==> inputs of indigo <==
## top
module top(input clk, rst, ball_speed, serve_type, angle, bat_size, restart, start, en_color, auto, hard_mode, input[3:0] mode, max_score, input[8:0] adc, output sel, size, output sound, output [9:0] RED, GRN, BLU, output HSYNC, VSYNC, px_clk, blank);
==> flow/config.mk <==
export PLATFORM = sky130hd
export DESIGN_NAME = top
export DESIGN_NICKNAME = top
export VERILOG_FILES = /design/flow/design.v
export SDC_FILE = /design/flow/constraint.sdc
export NUM_CORES = 4
export LEC_CHECK = 0
export ABC_AREA = 1
export CAP_MARGIN = 5
export CELL_PAD_IN_SITES_DETAIL_PLACEMENT = 0
export CELL_PAD_IN_SITES_GLOBAL_PLACEMENT = 2
export CORE_MARGIN = 2
export CORE_UTILIZATION = 22
export CTS_CLUSTER_SIZE = 70
export GPL_TIMING_DRIVEN = 0
export MAX_ROUTING_LAYER = met4
export SLEW_MARGIN = 30
==> flow/constraint.sdc <==
create_clock -name core_clock -period 13.3 [get_ports {clk}]
set_input_delay 2.6600 -clock core_clock [delete_from_list [all_inputs] [get_ports {clk}]]
set_output_delay 2.6600 -clock core_clock [all_outputs]
set_load 0.01 [all_outputs]
run.sh (not shown) runs the stock make flow with config.mk's settings and CLKGATE_MAP_FILE=.
==> amber (differences from indigo) <==
==> flow/config.mk (replaced) <==
export PLATFORM = sky130hd
export DESIGN_NAME = top
export DESIGN_NICKNAME = top
export VERILOG_FILES = /design/flow/design.v
export SDC_FILE = /design/flow/constraint.sdc
export NUM_CORES = 4
export LEC_CHECK = 0
export ABC_AREA = 1
export CAP_MARGIN = 0
export CORE_MARGIN = 2
export CORE_UTILIZATION = 72
export CTS_CLUSTER_DIAMETER = 209
export SETUP_SLACK_MARGIN = -0.41
export SLEW_MARGIN = 15
export TNS_END_PERCENT = 80
==> flow/constraint.sdc (replaced) <==
create_clock -name core_clock -period 6.44 [get_ports {clk}]
set_input_delay 1.2880 -clock core_clock [delete_from_list [all_inputs] [get_ports {clk}]]
set_output_delay 1.2880 -clock core_clock [all_outputs]
set_load 0.01 [all_outputs]
==> violet (differences from indigo) <==
==> flow/config.mk (replaced) <==
export PLATFORM = sky130hd
export DESIGN_NAME = top
export DESIGN_NICKNAME = top
export VERILOG_FILES = /design/flow/design.v
export SDC_FILE = /design/flow/constraint.sdc
export NUM_CORES = 4
export LEC_CHECK = 0
export CAP_MARGIN = 20
export CORE_MARGIN = 2
export CORE_UTILIZATION = 63
export MAX_ROUTING_LAYER = met4
export SLEW_MARGIN = 20
==> ember (differences from indigo) <==
==> flow/config.mk (replaced) <==
export PLATFORM = sky130hd
export DESIGN_NAME = top
export DESIGN_NICKNAME = top
export VERILOG_FILES = /design/flow/design.v
export SDC_FILE = /design/flow/constraint.sdc
export NUM_CORES = 4
export LEC_CHECK = 0
export CAP_MARGIN = 20
export CORE_MARGIN = 2
export CORE_UTILIZATION = 66
export CTS_CLUSTER_SIZE = 82
export SETUP_SLACK_MARGIN = 1.3
export SLEW_MARGIN = 20
==> flow/constraint.sdc (replaced) <==
create_clock -name core_clock -period 4.78 [get_ports {clk}]
set_input_delay 0.9560 -clock core_clock [delete_from_list [all_inputs] [get_ports {clk}]]
set_output_delay 0.9560 -clock core_clock [all_outputs]
set_load 0.01 [all_outputs]
==> comparison table <==
| quantity | amber | ember | indigo | violet |
|---|---|---|---|---|
| Kind of critical path | flip-flop to flip-flop | - | flip-flop to flip-flop | flip-flop to flip-flop |
| Start of the worst register-to-register path | vga_controller.hcount_ff[8] | - | vga_controller.hcount_ff[7] | vga_controller.hcount_ff[5] |
| Static leakage | 27.30 nW | - | 25.93 nW | 23.36 nW |
| Fill count | 4870 | - | 24440 | 7062 |
| Core utilization before placement | 73.04% | 66.52% | 22.08% | 63.66% |
| Sequential Power | 1.62 mW | - | 775 µW | 818 µW |
| Core area | 64700 µm² | 77210 µm² | 214000 µm² | 80680 µm² |
| Final count of hold timing violations | 0 | - | 0 | 0 |
| MI comb area | 37510 µm² | - | 37080 µm² | 42970 µm² |
| Maximum clock rate | 153.1 MHz | - | 101.6 MHz | 124.5 MHz |
| Total clock buffers created by CTS | 23 | 23 | 29 | 23 |
| Relative contribution of the clock network to total power | 30.3% | - | 32.5% | 27.8% |
| Flop Count | 205 | - | 205 | 205 |
| Number of iterations in the first detailed-routing pass | 28 | - | 6 | 9 |
| Total power per unit cell area | 92.01 nW/µm² | - | 46.39 nW/µm² | 42.92 nW/µm² |
| Multi-input gate share of the layout cell area | 71.59% | - | 70.44% | 80.28% |
| Post-cts gate resize count | 0 | 269 | 0 | 0 |
| Clock-pin slew of the registers on the worst-case setup and hold paths | 80 ps | - | 70 ps | 80 ps |
| Register area share after synthesis | 10.85% | 9.983% | 10.85% | 9.983% |
| Clock network power | 1.46 mW | - | 794 µW | 639 µW |
| Result of the run | complete, but fails checks | aborted with a tool error | complete, no violations | complete, no violations |
| Last stage reached | - | global routing (5_1_grt) | - | - |
| Violated checks | negative setup slack | - | - | - |
| P_int | 2.909 mW | - | 1.442 mW | 1.416 mW |
| Area growth, synth to finish | 10.87% | - | 11.40% | 4.222% |
| Synth cell types | 87 | 123 | 87 | 123 |
| Post-placement cell count | 8582 | 9186 | 10360 | 7813 |

========
==> xenon: inputs <==
top again, from the RTL that the note above started with.
==> flow/design.v (excerpt) <==
module top(input clk, rst, ball_speed, serve_type, angle, bat_size, restart, start, en_color, auto, hard_mode, input[3:0] mode, max_score, input[8:0] adc, output sel, size, output sound, output [9:0] RED, GRN, BLU, output HSYNC, VSYNC, px_clk, blank);
clock: 12.6 ns
lec_check: 0
abc_area: 0
cap_margin: 20
cell_pad_in_sites_global_placement: 0
core_margin: 2
core_utilization: 18
cts_cluster_diameter: 172
cts_cluster_size: 13
hold_slack_margin: 0.11
min_routing_layer: met2
place_density_lb_addon: 0.26
setup_slack_margin: 2.82
slew_margin: 20
==> onyx: changes against xenon <==
==> flow/config.mk (replaced) <==
export PLATFORM = sky130hd
export DESIGN_NAME = top
export DESIGN_NICKNAME = top
export VERILOG_FILES = /design/flow/design.v
export SDC_FILE = /design/flow/constraint.sdc
export NUM_CORES = 4
export LEC_CHECK = 0
export ABC_AREA = 1
export CAP_MARGIN = 20
export CORE_MARGIN = 2
export CORE_UTILIZATION = 40
export PLACE_DENSITY = 0.6
export SLEW_MARGIN = 20
==> flow/constraint.sdc (replaced) <==
create_clock -name core_clock -period 8.61 [get_ports {clk}]
set_input_delay 1.7220 -clock core_clock [delete_from_list [all_inputs] [get_ports {clk}]]
set_output_delay 1.7220 -clock core_clock [all_outputs]
set_load 0.01 [all_outputs]
==> results.sh <==
# source this file to load flow results
export IMPL_run_status="no timing/DRC/antenna violations"
export IMPL_fin_skew_ps=18.8
export IMPL_layout_nets=8388
export IMPL_layout_clock_cell_area_share_pct=1.64
export IMPL_clk_transition_reported_paths_ps=80
export IMPL_die_height_um=348
export IMPL_cts_inserted_buffers=25
export IMPL_drt_iter0_markers=4419
export IMPL_multiplexer_share_of_the_synthesized_area_pct=0.138
export IMPL_routedWlPerCell_um=18.4
export IMPL_setup_worst_path_start="vga_controller.hcount_ff[7]"
the above is filed under onyx

==> results.sh <==
# source this file to load flow results
export IMPL_fin_skew_ps=51.2
export IMPL_drt_iter0_markers=15800
export IMPL_layout_clock_cell_area_share_pct=1.09
export IMPL_setup_worst_path_start="vga_controller.hcount_ff[3]"
export IMPL_die_height_um=538
export IMPL_layout_nets=7741
export IMPL_synth_cellmix_simpleShare_pct=23.9
export IMPL_run_status="no timing/DRC/antenna violations"
export IMPL_cts_inserted_buffers=21
the above is filed under xenon

Power figures rest on the tool's default switching activity, not on a simulated workload.
